## xenon
// alu
module alu #(parameter DATA_WIDTH = 32, OP = 3)
(
    input wire start,
    input wire clk,
    input wire reset_n,
    input wire [DATA_WIDTH - 1 : 0] A,
    input wire [DATA_WIDTH - 1 : 0] B,
    input wire [OP - 1 : 0] op,
    output reg [DATA_WIDTH - 1 : 0] result,
    output reg done
);
For scale: about 2600 cells after synthesis, about 66 flip-flops, about 0.022 mm^2 of cells after synthesis.
clock: 7.68 ns
lec_check: 0
abc_area: 0
cap_margin: 20
core_aspect_ratio: 0.96
core_margin: 2
core_utilization: 66
cts_cluster_diameter: 358
cts_cluster_size: 43
hold_slack_margin: -0.02
place_density: 0.6
setup_slack_margin: -0.48
slew_margin: 10
run.sh (not shown) runs the stock make flow with config.mk's settings and CLKGATE_MAP_FILE=.
No crash in xenon: every stage finished, but the layout fails its final checks due to setup timing.
> inputs changed (xenon -> onyx)
==> flow/config.mk <==
export PLATFORM = sky130hd
export DESIGN_NAME = alu
export DESIGN_NICKNAME = alu
export VERILOG_FILES = /design/flow/design.v
export SDC_FILE = /design/flow/constraint.sdc
export NUM_CORES = 4
export LEC_CHECK = 0
export CAP_MARGIN = 20
export CORE_MARGIN = 2
export CORE_UTILIZATION = 45
export SLEW_MARGIN = 20
==> flow/constraint.sdc <==
create_clock -name core_clock -period 9.23 [get_ports {clk}]
set_input_delay 1.8460 -clock core_clock [delete_from_list [all_inputs] [get_ports {clk}]]
set_output_delay 1.8460 -clock core_clock [all_outputs]
set_load 0.01 [all_outputs]
==> results <==
STATUS run=xenon STAGES=ALL_DONE FINAL_CHECKS=FAILED CAUSE=setup timing
onyx finished all stages; the layout is clean.
Between xenon and onyx, antenna diode count decreased.
Number of vias per cell after detailed routing (xenon / onyx): 1.2
Summary of onyx over xenon: cell count went up by 36, global-route usage went down by 22 points.
onyx vs xenon — actual slew at the worst max-slew pin dropped 380 ps.
For clock-pin slew reported for the worst setup and hold paths after clock tree synthesis, xenon and onyx come out practically identical.
Row sequential share of layout area: onyx higher / xenon lower
On vertical extent of the die: between onyx and xenon, it ends up lower for xenon.
Input-level comparison between pepper and onyx:
diff --git a/flow/config.mk b/flow/config.mk
--- a/flow/config.mk
+++ b/flow/config.mk
@@ -10 +10,3 @@
-export CORE_UTILIZATION = 45
+export CORE_UTILIZATION = 62
+export CTS_CLUSTER_DIAMETER = 370
+export CTS_CLUSTER_SIZE = 98
==> flow/constraint.sdc <==
create_clock -name core_clock -period 4.04 [get_ports {clk}]
set_input_delay 0.8080 -clock core_clock [delete_from_list [all_inputs] [get_ports {clk}]]
set_output_delay 0.8080 -clock core_clock [all_outputs]
set_load 0.01 [all_outputs]
--- outcome ---
- Tool error GRT-0116 stopped pepper during global routing (5_1_grt); no final results.
- Of onyx and pepper, pepper shows the higher post-cts sizing count, with onyx below it.
- Final weighted congestion in routability-driven placement sits higher in pepper than in onyx.
- pepper ends up with a number of placement rows that is about 16% lower than in onyx.
--- input diff pepper..fjord ---
diff --git a/flow/config.mk b/flow/config.mk
--- a/flow/config.mk
+++ b/flow/config.mk
@@ -10,2 +10 @@
-export CORE_UTILIZATION = 62
-export CTS_CLUSTER_DIAMETER = 370
+export CORE_UTILIZATION = 55
==> flow/constraint.sdc <==
create_clock -name core_clock -period 4.49 [get_ports {clk}]
set_input_delay 0.8980 -clock core_clock [delete_from_list [all_inputs] [get_ports {clk}]]
set_output_delay 0.8980 -clock core_clock [all_outputs]
set_load 0.01 [all_outputs]
==> comparison <==
- No crash in fjord: every stage finished, but the layout fails its final checks due to setup timing.
- Estimated wirelength of the detail-placed design (fjord over pepper): increase, about 1.1%
- Looking at number of rows created at floorplan, fjord sits above pepper.
- Compared with pepper, in fjord number of setup buffers added after CTS rose about 9%; number of standard cells after synthesis about even.
